==> flow/design.v <==
module joltage #(parameter int LENGTH = 100) (
    input logic clk, rst, start, data_valid,
    input logic [4*LENGTH-1:0] line_flat,
    output logic [15:0] joltage1_out,
    output logic [63:0] joltage2_out,
    output logic done
    );
    logic [3:0] line [0:LENGTH-1];
    genvar k;
    generate
        for (k = 0; k < LENGTH; k++) begin : unflatten
            assign line[k] = line_flat[4*k +: 4];
        end
    endgenerate
    parameter IDLE   = 4'b000_0,
              DATA   = 4'b001_0,
              CALC_1 = 4'b010_0,
              CALC_2 = 4'b011_0,
              SUM    = 4'b100_0,
              DONE   = 4'b101_1;
    logic [3:0] state;
    assign done = state[0];
    logic [3:0] buffer [0:LENGTH-1-2];
    logic [3:0] shift_last;
    assign shift_last = buffer[LENGTH-1-2];
    logic [$clog2(LENGTH)-1:0] counter;
    logic [3:0] p1_curr_jolt [0:1];
    logic p1_jolt_en [0:1];
    always_comb begin : p1_comb 
        p1_jolt_en[0] = shift_last >= p1_curr_jolt[0];
        p1_jolt_en[1] = (p1_curr_jolt[0] >= p1_curr_jolt[1]) && p1_jolt_en[0];
    end
    always_ff @(posedge clk) begin : p1_seq
        if (state == DATA) begin
            p1_curr_jolt[0] <= line[LENGTH-2];
            p1_curr_jolt[1] <= line[LENGTH-1];
        end
        else if (state == CALC_1 || state == CALC_2) begin
            p1_curr_jolt[0] <= p1_jolt_en[0] ? shift_last : p1_curr_jolt[0];
            p1_curr_jolt[1] <= p1_jolt_en[1] ? p1_curr_jolt[0] : p1_curr_jolt[1];
        end
        if (state == IDLE)
            joltage1_out <= 16'd0;
        else if (state == SUM)
            joltage1_out <= joltage1_out + p1_curr_jolt[0] * 4'd10 + p1_curr_jolt[1];
    end
    logic [3:0] p2_curr_jolt [0:11];
    logic p2_jolt_en [0:11];
    always_comb begin : p2_comb
        p2_jolt_en[0] = (shift_last >= p2_curr_jolt[0]);
        for (int z = 1; z < 12; z++) begin
            p2_jolt_en[z] = (p2_curr_jolt[z-1] >= p2_curr_jolt[z]) && p2_jolt_en[z-1];
        end
    end
    genvar i;
    generate
        for (i = 0; i < 12; i++) begin
            always_ff @(posedge clk) begin : p2_seq
                if (state == DATA) begin
                    p2_curr_jolt[i] <= line[LENGTH-12+i];
                end
                else if (state == CALC_2) begin
                    if (i == 0)
                        p2_curr_jolt[i] <= p2_jolt_en[i] ? shift_last : p2_curr_jolt[i];
                    else
                        p2_curr_jolt[i] <= p2_jolt_en[i] ? p2_curr_jolt[i-1] : p2_curr_jolt[i];
                end
            end
        end
    endgenerate
    logic [39:0] stage1, stage2, stage3, stage4, stage5, stage6;
    logic [39:0] stage7, stage8, stage9, stage10, stage11, stage12;
    always_comb begin : mult_add  
        stage1  = p2_curr_jolt[0];
        stage2  = (stage1  * 10) + p2_curr_jolt[1];
        stage3  = (stage2  * 10) + p2_curr_jolt[2];
        stage4  = (stage3  * 10) + p2_curr_jolt[3];
        stage5  = (stage4  * 10) + p2_curr_jolt[4];
        stage6  = (stage5  * 10) + p2_curr_jolt[5];
        stage7  = (stage6  * 10) + p2_curr_jolt[6];
        stage8  = (stage7  * 10) + p2_curr_jolt[7];
        stage9  = (stage8  * 10) + p2_curr_jolt[8];
        stage10 = (stage9  * 10) + p2_curr_jolt[9];
        stage11 = (stage10 * 10) + p2_curr_jolt[10];
        stage12 = (stage11 * 10) + p2_curr_jolt[11];
    end
    always_ff @(posedge clk) begin : p2_joltage_sum
        if (state == IDLE)
            joltage2_out <= 64'd0;
        else if (state == SUM) begin
            joltage2_out <= joltage2_out + stage12;
        end
    end
    always_ff @(posedge clk) begin : counter_logic
        if (state == DATA)
            counter <= '0;
        else if (state == CALC_1 || state == CALC_2)
            counter <= counter + 1'b1;
    end
    genvar j;
    generate
        for (j = 0; j < LENGTH-2; j++) begin
            always_ff @(posedge clk) begin : shift_reg
                if ((state == DATA) && data_valid) begin
                    buffer[j] <= line[j];
                end
                if (state == CALC_1 || state == CALC_2) begin
                    buffer[j] <= buffer[j-1];
                    if (j == 0)
                        buffer[j] <= 4'd0;
                end
            end
        end
    endgenerate
    always_ff @(posedge clk) begin : state_transitions
        if (rst) begin
            state <= IDLE;
        end
        else begin
            case (state)
                IDLE: state <= start ? DATA : IDLE;
                DATA: state <= data_valid ? CALC_1 : DATA;
                CALC_1: state <= counter == 4'd9 ? CALC_2 : CALC_1;
                CALC_2: state <= counter == LENGTH - 2'd3 ? SUM : CALC_2;
                SUM: state <= DONE;
                DONE: state <= start ? DATA : DONE;
                default : ;
            endcase
        end
    end
endmodule
clock: 13.9 ns
lec_check: 0
abc_area: 1
cap_margin: 25
core_margin: 2
core_utilization: 20
gpl_timing_driven: 0
min_routing_layer: met1
place_density_lb_addon: 0.13
setup_slack_margin: 1.26
slew_margin: 20
tns_end_percent: 25
run.sh (not shown) runs the stock make flow with config.mk's settings and CLKGATE_MAP_FILE=.
The baseline finished with setup timing left.
==> next run, changes <==
Settings changed: ABC_AREA 1 to unset, CAP_MARGIN 25 to 20, CORE_UTILIZATION 20 to 70, GPL_TIMING_DRIVEN 0 to unset, MAX_ROUTING_LAYER set to met4, MIN_ROUTING_LAYER met1 to unset, PLACE_DENSITY_LB_ADDON 0.13 to unset, SETUP_SLACK_MARGIN 1.26 to unset, TNS_END_PERCENT 25 to unset.
Clock period 13.9 ns to 23.1 ns, I/O delays scaled along.
Outcome: The new run completed, yet does not pass: setup timing; utilization increases by 58 points; cell count decreases by 39%; clock skew increases by 0.041 ns; clock-buffer cell count decreases by 12; sequential share of layout area increases by 5.6 points.
==> next run, changes <==
Settings changed: CAP_MARGIN 20 to 0, CORE_UTILIZATION 70 to 72, PLACE_DENSITY set to 0.63.
With this change the flow did not get past 5_1_grt.
Die size falls by about 2.7%.
Synthesized cell count does not change.
Synthesized area stays the same.
==> next run, changes <==
Settings changed: CAP_MARGIN 0 to 20, CORE_UTILIZATION 72 to 70, PLACE_DENSITY 0.63 to unset.
Clock period 23.1 ns to 24.7 ns, I/O delays scaled along.
What happened: Now the flow passed the timing, DRC and antenna checks. Die area came out higher by 2.8%. Synthesized area stays the same. Synthesized cell count stays the same.
==> next run, changes <==
Settings changed: CORE_UTILIZATION 70 to 40, MAX_ROUTING_LAYER met4 to unset.
Clock period 24.7 ns to 24.1 ns, I/O delays scaled along.
=> Worst hold slack gets worse by 0.031 ns; cell area is higher by 2.8%; first-iteration DRC count is lower by 37%; routed wire length is lower by about 3.5%.


build 98:
// joltage: RTL as listed in full above, without the edits since
clock: 20.8 ns
lec_check: 0
cap_margin: 25
core_margin: 2
core_utilization: 62
min_routing_layer: met1
setup_slack_margin: -1.38
slew_margin: 20
tns_end_percent: 25
The final report for build 98 shows a completed flow and a layout that fails verification, specifically negative setup slack.
What build 89 does differently from build 98 at the input level:
# build 98
export LEC_CHECK = 0
export CAP_MARGIN = 25
export CORE_MARGIN = 2
export CORE_UTILIZATION = 62
export MIN_ROUTING_LAYER = met1
export SETUP_SLACK_MARGIN = -1.38
export SLEW_MARGIN = 20
export TNS_END_PERCENT = 25
create_clock -name core_clock -period 20.8 [get_ports {clk}]
# build 89
export LEC_CHECK = 0
export CAP_MARGIN = 25
export CORE_MARGIN = 2
export CORE_UTILIZATION = 66
export CTS_CLUSTER_SIZE = 58
export MIN_ROUTING_LAYER = met1
export SETUP_SLACK_MARGIN = 3.72
export SLEW_MARGIN = 20
export TNS_END_PERCENT = 25
create_clock -name core_clock -period 13.9 [get_ports {clk}]
### Flow results
- Stage in which a tool error killed build 89: clock tree synthesis.
- Compared with build 98, in build 89 core area fell 5.9%.
- Area fraction in mux cells: build 89 vs build 98 — no meaningful difference
- Row total half-perimeter wirelength after legalization and detailed placement: build 89 higher / build 98 lower
- Placed cell area: lower on build 98
- Going from build 98 to build 89, the count of placed standard cells including taps was found to have gone up by 265.
- Taking build 98 as the reference, in build 89 worst setup slack before clock tree synthesis decreased 6.27 ns, gate count after technology mapping essentially unchanged.
- Note that the floorplan die area recorded for build 98 amounts to 1.06 times the value seen in build 89.
Modified inputs, build 72 compared to build 89
# build 89
export LEC_CHECK = 0
export CAP_MARGIN = 25
export CORE_MARGIN = 2
export CORE_UTILIZATION = 66
export CTS_CLUSTER_SIZE = 58
export MIN_ROUTING_LAYER = met1
export SETUP_SLACK_MARGIN = 3.72
export SLEW_MARGIN = 20
export TNS_END_PERCENT = 25
create_clock -name core_clock -period 13.9 [get_ports {clk}]
# build 72
export LEC_CHECK = 0
export CAP_MARGIN = 20
export CORE_MARGIN = 2
export CORE_UTILIZATION = 40
export SLEW_MARGIN = 20
create_clock -name core_clock -period 25.0 [get_ports {clk}]
Notes after the runs:
- Summary of build 89 and build 72: one run falls short of a clean finish, namely build 89.
- Compared with build 89, build 72 shows a pre-CTS worst setup slack that is 8.77 ns higher.
- Build 72 ended up with a higher core box area than build 89 did.
- NOTE: site row count in build 72 exceeds that of build 89
- Count of input and output buffers came out exactly the same in build 72 and build 89.
For build 90, these inputs were changed with respect to build 72:
# build 72
export LEC_CHECK = 0
export CAP_MARGIN = 20
export CORE_MARGIN = 2
export CORE_UTILIZATION = 40
export SLEW_MARGIN = 20
create_clock -name core_clock -period 25.0 [get_ports {clk}]
# build 90
export LEC_CHECK = 0
export CAP_MARGIN = 5
export CORE_MARGIN = 2
export CORE_UTILIZATION = 72
export MAX_ROUTING_LAYER = met4
export PLACE_DENSITY = 0.63
export SLEW_MARGIN = 20
create_clock -name core_clock -period 23.1 [get_ports {clk}]
Findings:
Build 90 never completed, since it errored out during global routing. Die span in x: build 90 vs build 72 down 25%. Xor and xnor fraction of the mapped netlist area essentially unchanged between build 72 and build 90. Build 90 vs build 72: total number of placement rows down by more than a quarter. Build 90 against build 72: number of cells upsized or downsized after cts now larger; synthesized instance count closely matched the old numbers; floorplan-stage core utilization increased 33 points. Diff build 72 -> build 90: pre-CTS setup slack decreased 0.80 ns, global placer's final weighted congestion up about 12%.
